Setup of tundra:
==> flow/design.v (excerpt) <==
module bnn_layer0 (
    input  wire        clk,
    input  wire        reset_n,
    input  wire        i_run,
    output wire        o_idle,
    output wire        o_done,
    output wire [6:0]  addr_input,
    output wire        ce_input,
    input  wire [27:0] q_input,
    output wire [1:0]  addr_weight,
    output wire        ce_weight,
    input  wire [26:0] q_weight,
    output wire [6:0]  addr_output,
    output wire        we_output,
    output wire [25:0] d_output
);
wire        w_read, w_write;
wire        w_we_input, w_we_weight, w_ce_output, w_we_output;
wire [27:0] w_d_input;
wire [26:0] w_d_weight;
bnn_layer #(
    .CNT_BIT         (31),
    .IN_MEM_DWIDTH   (28),
    .IN_MEM_AWIDTH   (7),
    .IN_MEM_DEPTH    (84),
    .WEGT_MEM_DWIDTH (27),
    .WEGT_MEM_AWIDTH (2),
    .WEGT_MEM_DEPTH  (3),
    .OUT_MEM_DWIDTH  (26),
    .OUT_MEM_AWIDTH  (7),
    .OUT_MEM_DEPTH   (78),
    .WEGT_WIDTH      (3),
    .IN_DATA_WIDTH   (28),
    .STRIDE          (1),
    .IN_CHANNEL      (3),
    .OUT_CHANNEL     (3)
) u_bnn_layer (
    .clk         (clk),
    .reset_n     (reset_n),
    .i_run       (i_run),
    .i_num_cnt   (31'd84),
    .o_idle      (o_idle),
    .o_read      (w_read),
    .o_write     (w_write),
    .o_done      (o_done),
    .addr_input  (addr_input),
    .ce_input    (ce_input),
    .we_input    (w_we_input),
    .q_input     (q_input),
    .d_input     (w_d_input),
    .addr_weight (addr_weight),
    .ce_weight   (ce_weight),
    .we_weight   (w_we_weight),
    .q_weight    (q_weight),
    .d_weight    (w_d_weight),
    .addr_output (addr_output),
    .ce_output   (w_ce_output),
    .we_output   (w_we_output),
    .q_output    (26'd0),
    .d_output    (d_output)
);
assign we_output = w_ce_output & w_we_output;
endmodule
For scale: about 6600 cells after synthesis.
make LEC_CHECK=0 CAP_MARGIN=20 CORE_ASPECT_RATIO=0.81 CORE_MARGIN=2 CORE_UTILIZATION=40 SLEW_MARGIN=20 TNS_END_PERCENT=60 finish   # period 3.81 ns
run.sh (not shown) runs the stock make flow with config.mk's settings and CLKGATE_MAP_FILE=.
The layout from tundra, despite a flow that completed every stage, fails the layout checks, with the failing checks listed as setup timing.
Input changes introduced in violet (baseline for comparison: tundra):
# tundra
export LEC_CHECK = 0
export CAP_MARGIN = 20
export CORE_ASPECT_RATIO = 0.81
export CORE_MARGIN = 2
export CORE_UTILIZATION = 40
export SLEW_MARGIN = 20
export TNS_END_PERCENT = 60
create_clock -name core_clock -period 3.81 [get_ports {clk}]
# violet
export LEC_CHECK = 0
export ABC_AREA = 1
export CAP_MARGIN = 15
export CORE_MARGIN = 2
export CORE_UTILIZATION = 72
export CTS_CLUSTER_DIAMETER = 372
export CTS_CLUSTER_SIZE = 10
export HOLD_SLACK_MARGIN = -0.08
export PLACE_DENSITY = 0.6
export SLEW_MARGIN = 20
create_clock -name core_clock -period 2.63 [get_ports {clk}]
==> comparison <==
- Global-route wire length before repair delta for violet relative to tundra: about 27% higher
- Number of post-CTS setup repair buffers ends up higher on tundra.
- Area share of buffers outside the clock network: violet higher than tundra
- violet: post-synthesis instance area about 1.7% above tundra
- Status for tundra and violet: no clean run
- tundra -> stages 100% | layout checks FAIL | setup timing
- From the logs: violet reached the end of the flow and failed the layout checks with setup timing.
- Cmp tundra and violet / utilization / higher: violet
- [compare] base=tundra new=violet: number of nets in the finished design grew by 2450, number of placement rows fell 24, worst path arrival time now smaller, post-synthesis compound-gate area fraction rose by 5.4 points.
- Layout-stage area growth over the synthesis result (lower): violet
Setup changes, violet to zinc
# violet
export LEC_CHECK = 0
export ABC_AREA = 1
export CAP_MARGIN = 15
export CORE_MARGIN = 2
export CORE_UTILIZATION = 72
export CTS_CLUSTER_DIAMETER = 372
export CTS_CLUSTER_SIZE = 10
export HOLD_SLACK_MARGIN = -0.08
export PLACE_DENSITY = 0.6
export SLEW_MARGIN = 20
create_clock -name core_clock -period 2.63 [get_ports {clk}]
# zinc
export LEC_CHECK = 0
export CAP_MARGIN = 20
export CORE_MARGIN = 2
export CORE_UTILIZATION = 12
export PLACE_DENSITY = 0.6
export SLEW_MARGIN = 20
create_clock -name core_clock -period 9.2 [get_ports {clk}]
### Flow results
violet and zinc: one clean run, zinc; the rest did not finish clean.
Changes observed in zinc relative to violet: worst setup slack +6120 ps; register-to-register setup slack saw an increase; number of vias per cell shows a reduction of 52%.
Post-detailed-placement cell area (lower): violet

========
bnn_layer0 again, from the RTL that the note above started with.
export LEC_CHECK = 0
export ABC_AREA = 1
export CAP_MARGIN = 15
export CELL_PAD_IN_SITES_DETAIL_PLACEMENT = 0
export CELL_PAD_IN_SITES_GLOBAL_PLACEMENT = 1
export CORE_MARGIN = 10
export CORE_UTILIZATION = 32
export CTS_CLUSTER_SIZE = 31
export GPL_ROUTABILITY_DRIVEN = 0
export GPL_TIMING_DRIVEN = 0
export MAX_ROUTING_LAYER = met4
export PLACE_DENSITY_LB_ADDON = 0.22
export SETUP_SLACK_MARGIN = 0.04
export SLEW_MARGIN = 20
create_clock -name core_clock -period 4.31 [get_ports {clk}]
The starting point finished but failed the layout checks on negative setup slack.
Edit:
- ABC_AREA: 1 -> not set
- CAP_MARGIN: 15 -> 20
- CELL_PAD_IN_SITES_DETAIL_PLACEMENT: 0 -> not set
- CELL_PAD_IN_SITES_GLOBAL_PLACEMENT: 1 -> not set
- CORE_MARGIN: 10 -> 2
- CORE_UTILIZATION: 32 -> 72
- CTS_CLUSTER_SIZE: 31 -> not set
- GPL_ROUTABILITY_DRIVEN: 0 -> not set
- GPL_TIMING_DRIVEN: 0 -> not set
- MAX_ROUTING_LAYER: met4 -> not set
- PLACE_DENSITY: not set -> 0.6
- PLACE_DENSITY_LB_ADDON: 0.22 -> not set
- SETUP_SLACK_MARGIN: 0.04 -> 0.62
- clock period: 4.31 -> 5.65 ns (I/O delays scaled with it)
What happened:
- The new run finished clean
- worst hold slack gets worse by 0.032 ns
- wire length shrinks by 56%
- die area goes down by 59%
Edit:
- CAP_MARGIN: 20 -> 0
- CTS_CLUSTER_DIAMETER: not set -> 97
- CTS_CLUSTER_SIZE: not set -> 20
- PLACE_DENSITY: 0.6 -> 0.92
- SETUP_SLACK_MARGIN: 0.62 -> 0.65
- SLEW_MARGIN: 20 -> 5
- clock period: 5.65 -> 4.66 ns (I/O delays scaled with it)
After rerunning: This time the run finished but failed the layout checks on negative setup slack. Power decreases by a few percent. First-iteration DRC count is higher by well over a third. Sequential power climbs by about a fifth. Via count climbs by roughly a tenth. Maximum frequency decreases by a few percent. Worst hold slack is worse by 0.12 ns. Final area falls slightly. Sequential share of layout area grows by 0.66 points.
Edit:
- CAP_MARGIN: 0 -> 20
- CORE_UTILIZATION: 72 -> 68
- CTS_CLUSTER_DIAMETER: 97 -> not set
- CTS_CLUSTER_SIZE: 20 -> not set
- PLACE_DENSITY: 0.92 -> 0.6
- SETUP_SLACK_MARGIN: 0.65 -> not set
- SLEW_MARGIN: 5 -> 20
- clock period: 4.66 -> 9.2 ns (I/O delays scaled with it)
After rerunning:
- Now the flow finished clean
- via count goes down by 11%
- final area goes up by 0.90%
- count of clock-buffer cells in the layout goes up by 113
- sequential cell count is unchanged
- synthesized area does not change
- critical path depth stays the same
- worst hold slack improved by 0.21 ns

========
Setup of east:
Starting RTL as in the previous note.
==> flow/config.mk <==
export PLATFORM = sky130hd
export DESIGN_NAME = bnn_layer0
export DESIGN_NICKNAME = bnn_layer0
export VERILOG_FILES = /design/flow/design.v
export SDC_FILE = /design/flow/constraint.sdc
export NUM_CORES = 4
export LEC_CHECK = 0
export CAP_MARGIN = 20
export CELL_PAD_IN_SITES_GLOBAL_PLACEMENT = 0
export CORE_ASPECT_RATIO = 0.95
export CORE_MARGIN = 2
export CORE_UTILIZATION = 72
export CTS_CLUSTER_DIAMETER = 96
export CTS_CLUSTER_SIZE = 13
export PLACE_DENSITY_LB_ADDON = 0.2
export SETUP_SLACK_MARGIN = 0.66
export SLEW_MARGIN = 20
export TNS_END_PERCENT = 75
==> flow/constraint.sdc <==
create_clock -name core_clock -period 5.12 [get_ports {clk}]
set_input_delay 1.0240 -clock core_clock [delete_from_list [all_inputs] [get_ports {clk}]]
set_output_delay 1.0240 -clock core_clock [all_outputs]
set_load 0.01 [all_outputs]
east had finished all stages when the layout checks came back failing, citing negative setup slack.
Setup changes, east to middle
# east
export LEC_CHECK = 0
export CAP_MARGIN = 20
export CELL_PAD_IN_SITES_GLOBAL_PLACEMENT = 0
export CORE_ASPECT_RATIO = 0.95
export CORE_MARGIN = 2
export CORE_UTILIZATION = 72
export CTS_CLUSTER_DIAMETER = 96
export CTS_CLUSTER_SIZE = 13
export PLACE_DENSITY_LB_ADDON = 0.2
export SETUP_SLACK_MARGIN = 0.66
export SLEW_MARGIN = 20
export TNS_END_PERCENT = 75
create_clock -name core_clock -period 5.12 [get_ports {clk}]
# middle
export LEC_CHECK = 0
export CAP_MARGIN = 20
export CORE_MARGIN = 2
export CORE_UTILIZATION = 40
export PLACE_DENSITY = 0.6
export SETUP_SLACK_MARGIN = 1.2
export SLEW_MARGIN = 20
create_clock -name core_clock -period 5.44 [get_ports {clk}]
### Flow results
middle: full flow OK, the timing, DRC and antenna checks passed
Across both runs, area of placed instances was higher for middle than for east.
middle: routed wire length on met2 higher than east
From east to middle the numbers moved as follows: global-route usage fell 14 points, worst path setup slack after routing rose 0.33 ns.
Wire length of the first global-routing pass (lower): east
Looking only at logic gate fraction of the total cell area, and setting everything else aside, the higher value of east and middle goes to east.
Taking east as the reference, in middle post-cts hold buffer count saw little to no change, final design instance area without fill climbed about 4%, via count dropped 2.4%, final clock period utilization by the worst path decreased by 6.1 points relative to the old numbers.

========
## run 1
bnn_layer0 again, from the RTL that the note above started with.
==> flow/design.v (excerpt) <==
module bnn_layer0 (
    input  wire        clk,
    input  wire        reset_n,
    input  wire        i_run,
    output wire        o_idle,
    output wire        o_done,
    output wire [6:0]  addr_input,
    output wire        ce_input,
    input  wire [27:0] q_input,
    output wire [1:0]  addr_weight,
    output wire        ce_weight,
    input  wire [26:0] q_weight,
    output wire [6:0]  addr_output,
    output wire        we_output,
    output wire [25:0] d_output
);
make LEC_CHECK=0 CAP_MARGIN=10 CELL_PAD_IN_SITES_GLOBAL_PLACEMENT=3 CORE_ASPECT_RATIO=0.55 CORE_MARGIN=8 CORE_UTILIZATION=54 CTS_CLUSTER_DIAMETER=198 CTS_CLUSTER_SIZE=34 GPL_TIMING_DRIVEN=0 HOLD_SLACK_MARGIN=0.18 MIN_ROUTING_LAYER=met2 PLACE_DENSITY_LB_ADDON=0.15 SETUP_SLACK_MARGIN=0.48 SLEW_MARGIN=20 TNS_END_PERCENT=65 finish   # period 5.16 ns
No final results exist for run 1, since it was stopped by error GRT-0116 during global routing (5_1_grt).
Inputs modified between run 1 and run 2:
Settings: MIN_ROUTING_LAYER: met2 -> unset; HOLD_SLACK_MARGIN: 0.18 -> unset; TNS_END_PERCENT: 65 -> unset; CTS_CLUSTER_SIZE: 34 -> unset; CORE_MARGIN: 8 -> 2; PLACE_DENSITY_LB_ADDON: 0.15 -> unset; GPL_TIMING_DRIVEN: 0 -> unset; SETUP_SLACK_MARGIN: 0.48 -> 0.76; PLACE_DENSITY: unset -> 0.66; CORE_ASPECT_RATIO: 0.55 -> unset; CAP_MARGIN: 10 -> 20; CTS_CLUSTER_DIAMETER: 198 -> unset; CORE_UTILIZATION: 54 -> 72; CELL_PAD_IN_SITES_GLOBAL_PLACEMENT: 3 -> unset; the clock period (ns, I/O delays scaled along): 5.16 -> 4.55.
Notes after the runs:
Taking run 1 as the reference, in run 2 cts-stage hold buffer count dropped 1; fraction of registers with async set/reset barely changed; detailed placer's ending HPWL dropped about 43%; initial cell density of the core climbed 18 points. [run 2] flow finished | final checks: failed | reasons: negative setup slack. Of run 2 and run 1, run 2 shows the lower total placed instance area, with run 1 above it. In the tables for run 2 and run 1, number of placement rows reads higher with run 2. In the flow results for run 2 and run 1, the number of H-tree levels is larger on run 2. Overall die area, run 2 and run 1: lower on run 2.
No activity file was given, so power comes from the tool's default toggle rates.
